Setup of job 2412:
## SNN
module SNN(
	clk,
	rst_n,
	in_valid,
	img,
	ker,
	weight,
	out_valid,
	out_data
);
input clk;
input rst_n;
input in_valid;
input [7:0] img;
input [7:0] ker;
input [7:0] weight;
output reg out_valid;
output reg [9:0] out_data;
genvar x, y;
reg [6:0] count_in;
wire [2:0] count_in_x;
wire [1:0] count_in_y;
wire [2:0] count_row;
reg [7:0] image[2:0][5:0];
reg [7:0] kernel[8:0];
reg [7:0] fc_weight[3:0];
reg conv_in_valid;
wire conv_out_valid;
reg [63:0] next_conv_in;
reg [71:0] conv_in;
wire [19:0] conv_out;
wire [7:0] conv_quantize_out;
wire conv_quantize_out_valid;
wire [7:0] max_pool_out;
wire max_pool_out_valid;
wire [16:0] fc_out_1;
wire [16:0] fc_out_2;
wire fc_out_valid;
wire [7:0] fc_quantization_out_1;
wire [7:0] fc_quantization_out_2;
wire fc_quantization_out_valid;
wire [9:0] l1_out;
wire l1_out_valid;
assign count_in_x = count_in % 'd6;
assign count_in_y = (count_in / 'd6) % 'd3;
assign count_row = (count_in / 'd6) % 'd6;
always@(posedge clk or negedge rst_n) begin
	if(!rst_n)
		count_in <= 0;
	else if(in_valid)
		count_in <= count_in + 1;
	else
		count_in <= 0;
end
generate
for(x=0;x<6;x=x+1) begin
	for(y=0;y<3;y=y+1) begin
		always@(posedge clk) begin
			if(x == count_in_x && count_in_y == y)
				image[y][x] <= img;
			else
				image[y][x] <= image[y][x];
		end
	end
end
for(x=0;x<9;x=x+1) begin
	always@(posedge clk) begin
		if(x == count_in)
			kernel[x] <= ker;
		else
			kernel[x] <= kernel[x];
	end
end
for(x=0;x<4;x=x+1) begin
	always@(posedge clk) begin
		if(in_valid && x == count_in)
			fc_weight[x] <= weight;
		else
			fc_weight[x] <= fc_weight[x];
	end
end
endgenerate
wire [23:0] row1;
wire [23:0] row2;
wire [23:0] row3;
assign row1 = {image[0][count_in_x],image[0][count_in_x-1],image[0][count_in_x-2]};
assign row2 = {image[1][count_in_x],image[1][count_in_x-1],image[1][count_in_x-2]};
assign row3 = {image[2][count_in_x],image[2][count_in_x-1],image[2][count_in_x-2]};
always@(*) begin
	case(count_in_y)
	'd2: next_conv_in = {row3[15:0],row2,row1};
	'd0: next_conv_in = {row1[15:0],row3,row2};
	'd1: next_conv_in = {row2[15:0],row1,row3};
	default: next_conv_in = 0;
	endcase
end
always@(*) begin
	if(count_row > 1 && count_in_x > 1)
  ...
Size in the first run: ~7300 cells after synthesis.
Settings: LEC_CHECK=0, ABC_AREA=1, CAP_MARGIN=20, CELL_PAD_IN_SITES_GLOBAL_PLACEMENT=0, CORE_MARGIN=2, CORE_UTILIZATION=58, CTS_CLUSTER_DIAMETER=30, CTS_CLUSTER_SIZE=33, GPL_TIMING_DRIVEN=1, SLEW_MARGIN=20, TNS_END_PERCENT=35; clock period 9.16 ns.
run.sh (not shown) runs the stock make flow with config.mk's settings and CLKGATE_MAP_FILE=.
Tool error GRT-0232 stopped job 2412 during global routing; no final results.
Changes in job 6186 relative to job 2412:
- TNS_END_PERCENT removed (was 35)
- CELL_PAD_IN_SITES_GLOBAL_PLACEMENT removed (was 0)
- ABC_AREA removed (was 1)
- CTS_CLUSTER_SIZE removed (was 33)
- CORE_UTILIZATION changed from 58 to 40
- CTS_CLUSTER_DIAMETER removed (was 30)
- GPL_TIMING_DRIVEN removed (was 1)
- the clock period (ns, I/O delays scaled along) changed from 9.16 to 17.0
==> results <==
Job 2412 terminated abnormally: global routing reported GRT-0232.
Job 6186 was carried through to the last stage, and its layout satisfied the timing, DRC and antenna checks.
Across both runs, parity-gate share of the synthesized area counting xor and xnor cells was higher for job 6186 than for job 2412.
Looking only at estimated wirelength of the detail-placed design, and setting everything else aside, the lower value of job 2412 and job 6186 goes to job 6186.
Compare job 2412 and job 6186 | post-cts gate resize count higher: job 2412
Job 6186 against job 2412: full die area increased 47%; post-synth area from yosys stat increased 950 um^2; cell area after technology mapping increased 1.7%; adder and majority cell fraction of the synthesized area decreased 0.39 points.
Input-level comparison between job 2659 and job 6186:
- changing CORE_UTILIZATION from 40 to 72
- setting ABC_AREA to 1 for the first time
- setting PLACE_DENSITY to 0.38 for the first time
- setting CTS_CLUSTER_SIZE to 98 for the first time
- setting TNS_END_PERCENT to 40 for the first time
- changing the clock period (ns, I/O delays scaled along) from 17.0 to 10.3
Notes after the runs:
Summary — register share after synthesis, job 2659 relative to job 6186: higher, by 0.34 points. Compared with job 6186, job 2659 shows a lower fraction of the mapped netlist area in compound gates. The log for job 2659 ends in global routing with error GRT-0116, so the run never completed. Of job 2659 and job 6186, it is job 2659 that has the higher adder-cell area share of the yosys netlist. Side by side, die area turned out lower in job 2659 than in job 6186.
Modified inputs, job 6785 compared to job 2659
- changing CORE_UTILIZATION from 72 to 58
- setting PLACE_DENSITY_LB_ADDON to 0.07 for the first time
- removing TNS_END_PERCENT (formerly 40)
- setting SETUP_SLACK_MARGIN to 3.97 for the first time
- removing PLACE_DENSITY (formerly 0.38)
- removing CTS_CLUSTER_SIZE (formerly 98)
- changing the clock period (ns, I/O delays scaled along) from 10.3 to 13.5
==> comparison <==
- Job 6785: aborted in global routing (tool error)
- Job 6785 against job 2659: cell area after placement went down about 1%; post-CTS resize count stayed essentially flat.
- Relative to job 2659, number of instances in the placed design has gone up in job 6785.
- Compared with job 2659, job 6785 shows weighted congestion reported at the end of routability-driven placement lower by 0.33.
- Summary of job 6785 over job 2659: floorplan die height went up by 11%, die area increased by about 24% relative to the old numbers.
- Diff job 2659..job 6785 | area fraction in mux cells | unchanged
- The half-perimeter wire length after detailed placement in job 6785 was higher than what job 2659 gave.
The inputs of job 348 differ from those of job 6785 as listed below.
- MAX_ROUTING_LAYER: unset -> met4
- PLACE_DENSITY_LB_ADDON: 0.07 -> unset
- CORE_UTILIZATION: 58 -> 70
- SETUP_SLACK_MARGIN: 3.97 -> 0.55
- the clock period (ns, I/O delays scaled along): 13.5 -> 15.8
==> results <==
Job 348 never completed, since it errored out during global routing. Comparing the two runs side by side, job 348 comes out ahead of job 6785 on chip area. Of job 348 and job 6785, job 348 shows the higher core utilization before placement, with job 6785 below it. On synthesized cell count, job 348 and job 6785 are basically level.
diff inputs: job 348 => job 4693
- clearing MAX_ROUTING_LAYER, which used to be met4
- clearing SETUP_SLACK_MARGIN, which used to be 0.55
- clearing ABC_AREA, which used to be 1
- swapping 2 for 4 in CORE_MARGIN
- putting PLACE_DENSITY at 0.85 where nothing was set
- swapping 70 for 23 in CORE_UTILIZATION
- swapping 15.8 for 17.0 in the clock period (ns, I/O delays scaled along)
==> comparison <==
- Job 348 -> job 4693: floorplan die width increased by more than half
- The placed wire-length estimate number comes out higher for job 348 vs job 4693.
- Against job 348, job 4693 comes in 1200 um^2 higher on total cell area at the placement stage.
- The final layout from job 4693, which completed every stage, passed the timing, DRC and antenna checks at the end of the flow.
- | synthesized area per cell | job 4693 vs job 348 | 16% higher |
- The count of standard-cell rows of job 4693 exceeds that of job 348 by 79.
